// mac_16bit
module mac_16bit(out_rounded,md,mr,clk,rst);
output reg [26:0] out_rounded;
input [15:0] md,mr;               
input clk,rst;
reg [15:0] MD,MR;
reg [39:0] acc;
wire [39:0] mult_out;
wire [17:0] PP0,PP1,PP2,PP3,PP4,PP5,PP6,PP7,PP8;
reg [31:0] PP0_reg,PP1_reg,PP2_reg,PP3_reg,PP4_reg,PP5_reg,PP6_reg,PP7_reg,PP8_reg;
wire [31:0] PP0_FULL,PP1_FULL,PP2_FULL,PP3_FULL,PP4_FULL,PP5_FULL,PP6_FULL,PP7_FULL,PP8_FULL;
wire [7:0] neg;
wire [31:0] sum0,carry0,sum1,carry1,sum2,carry2,sum3,carry3,sum4,carry4,sum5,carry5,sum6,carry6;
wire [39:0] new_acc;
reg [2:0] setup_count;
reg setup_completed;
reg [8:0] count;
generatePartialProducts PP(.PP0(PP0),.PP1(PP1),.PP2(PP2),.PP3(PP3),.PP4(PP4),.PP5(PP5),.PP6(PP6),.PP7(PP7),.PP8(PP8),.neg(neg),.MD(MD),.MR(MR));
genvar i;
assign PP0_FULL[16:0] = PP0;
for(i=31; i>16; i=i-1) begin
  assign PP0_FULL[i] = PP0_FULL[16];
end
assign PP1_FULL[18:2] = PP1;
for(i=31; i>18; i=i-1) begin
  assign PP1_FULL[i] = PP1_FULL[18];
end
assign PP1_FULL[1] = 1'b0;
assign PP1_FULL[0] = neg[0];
assign PP2_FULL[20:4] = PP2;
for(i=31; i>20; i=i-1) begin
  assign PP2_FULL[i] = PP2_FULL[20];
end
assign PP2_FULL[3] = 1'b0;
assign PP2_FULL[2] = neg[1];
for(i=0; i<2; i=i+1) begin
  assign PP2_FULL[i] = 1'b0;
end
assign PP3_FULL[22:6] = PP3;
for(i=31; i>22; i=i-1) begin
  assign PP3_FULL[i] = PP3_FULL[22];
end
assign PP3_FULL[5] = 1'b0;
assign PP3_FULL[4] = neg[2];
for(i=0; i<4; i=i+1) begin
  assign PP3_FULL[i] = 1'b0;
end
assign PP4_FULL[24:8] = PP4;
for(i=31; i>24; i=i-1) begin
  assign PP4_FULL[i] = PP4_FULL[24];
end
assign PP4_FULL[7] = 1'b0;
assign PP4_FULL[6] = neg[3];
for(i=0; i<6; i=i+1) begin
  assign PP4_FULL[i] = 1'b0;
end
assign PP5_FULL[26:10] = PP5;
for(i=31; i>26; i=i-1) begin
  assign PP5_FULL[i] = PP5_FULL[26];
end
assign PP5_FULL[9] = 1'b0;
assign PP5_FULL[8] = neg[4];
for(i=0; i<8; i=i+1) begin
  assign PP5_FULL[i] = 1'b0;
end
assign PP6_FULL[28:12] = PP6;
for(i=31; i>28; i=i-1) begin
  assign PP6_FULL[i] = PP6_FULL[28];
end
assign PP6_FULL[11] = 1'b0;
assign PP6_FULL[10] = neg[5];
for(i=0; i<10; i=i+1) begin
  ...
For scale: roughly 2400 cells after synthesis, roughly 260 flip-flops, ~61 I/O pins, about 0.020 mm2 of cells after synthesis.
Settings: LEC_CHECK=0, CAP_MARGIN=20, CORE_MARGIN=2, CORE_UTILIZATION=72, CTS_CLUSTER_SIZE=72, PLACE_DENSITY_LB_ADDON=0.0, SETUP_SLACK_MARGIN=1.91, SLEW_MARGIN=20, TNS_END_PERCENT=80; clock period 6.47 ns.
run.sh (not shown) runs the stock make flow with config.mk's settings and CLKGATE_MAP_FILE=.
The first run produced a layout that fails on negative setup slack.
Rerun with:
- CORE_UTILIZATION: 72 -> 18
- CTS_CLUSTER_SIZE: 72 -> default
- PLACE_DENSITY_LB_ADDON: 0.0 -> default
- SETUP_SLACK_MARGIN: 1.91 -> default
- TNS_END_PERCENT: 80 -> default
- clock period: 6.47 -> 6.71 ns (I/O delays scaled with it)
Outcome:
- The changed run completed and failed the layout checks on negative setup slack
- sequential share of layout area went down by 0.98 points
- cell area went up by about 4%
- die area went up to 3.9 times its value
- first-iteration DRC count went down by about 50%
- routed wire length barely changes
- sequential cell count stays the same
- synthesized area is unchanged
- synthesized cell count does not change
- cell count went up by 40%
- fmax went up by about 3%
Rerun with:
- CORE_UTILIZATION: 18 -> 72
- CTS_CLUSTER_SIZE: default -> 77
- PLACE_DENSITY_LB_ADDON: default -> 0.0
- SETUP_SLACK_MARGIN: default -> 1.8
- clock period: 6.71 -> 6.4 ns (I/O delays scaled with it)
Outcome:
- The changed run reached the layout checks and failed them: negative setup slack
- critical path depth came out lower by 5
- die size came out lower by about 70%
- worst setup slack is worse by 0.25 ns
Rerun with:
- ABC_AREA: default -> 1
- CTS_CLUSTER_DIAMETER: default -> 202
- CTS_CLUSTER_SIZE: 77 -> 20
- PLACE_DENSITY_LB_ADDON: 0.0 -> 0.29
- SETUP_SLACK_MARGIN: 1.8 -> default
- clock period: 6.4 -> 5.58 ns (I/O delays scaled with it)
What happened: The changed run finished but fails on negative setup slack; routed wire length rises by 43%; worst setup slack got worse by 2.2 ns; count of clock-buffer cells in the layout falls by 22; global-route usage rises by 4.7 points; worst hold slack improved by 0.022 ns; sequential share of layout area barely changes; sequential cell count is unchanged.


run A:
mac_16bit again, from the RTL that the note above started with.
Settings: LEC_CHECK=0, CAP_MARGIN=20, CORE_MARGIN=2, CORE_UTILIZATION=72, CTS_CLUSTER_DIAMETER=202, CTS_CLUSTER_SIZE=20, PLACE_DENSITY=0.36, SETUP_SLACK_MARGIN=1.64, SLEW_MARGIN=20; clock period 5.58 ns.
Complete run, failing final checks: run A, reason negative setup slack.
> inputs changed (run A -> run B)
- CORE_UTILIZATION changed from 72 to 40
- PLACE_DENSITY removed (was 0.36)
- CTS_CLUSTER_SIZE removed (was 20)
- SETUP_SLACK_MARGIN removed (was 1.64)
- CTS_CLUSTER_DIAMETER removed (was 202)
- the clock period (ns, I/O delays scaled along) changed from 5.58 to 6.71
Results
What the final checks of run B revealed, after a flow that finished every stage, was a layout that fails on negative setup slack.
Compared to run A, the routing of run B uses less wire.
Run A → run B: vertical die dimension grew by 33%; final core area utilization shrank by 39 points; global-route wire length before repair shrank by about 0.7%.
#### Input delta (run C over run B)
- TNS_END_PERCENT newly set to 85
- MAX_ROUTING_LAYER newly set to met4
- ABC_AREA newly set to 1
- the clock period (ns, I/O delays scaled along) changed from 6.71 to 9.72
### Flow results
Run B: complete, dirty (negative setup slack). Run C completed end to end with timing, DRC and antenna clean. Delta(first-pass GRT wire length, run C - run B) < 0. From run B to run C the numbers moved as follows: overall die height fell 1.0%; number of multi-input combinational cells now sits at about the same level; non-clock buffer count shrank by 55%; worst path required time has increased. Detailed-route wire length per cell down about 9% in run C wrt run B.
--- input diff run C..run D ---
- CTS_CLUSTER_SIZE newly set to 20
- CTS_CLUSTER_DIAMETER newly set to 202
- MAX_ROUTING_LAYER removed (was met4)
- CORE_UTILIZATION changed from 40 to 69
- TNS_END_PERCENT removed (was 85)
- ABC_AREA removed (was 1)
- the clock period (ns, I/O delays scaled along) changed from 9.72 to 5.58
Results
Although it ran to completion, run D produced a layout that fails the final checks because of negative setup slack.
Summary of run D over run C: cell area after placement went up, global-route wire length before repair saw an increase.
[inputs] run E vs run D
- a deleted CTS_CLUSTER_DIAMETER that had been 202
- a change of CORE_UTILIZATION from 69 to 40
- a deleted CTS_CLUSTER_SIZE that had been 20
- a change of the clock period (ns, I/O delays scaled along) from 5.58 to 6.9
Notes after the runs:
Having completed the whole flow, run E delivered a layout that passed the timing, design-rule and antenna checks.
Reported for run D and run E, number of primary I/O pins turned out identical to the last digit.
Run E ends up with a wire length that is 230 um lower than in run D.
On maximum clock rate: between run D and run E, it ends up lower for run D.
Count of input and output buffers: run E vs run D identical
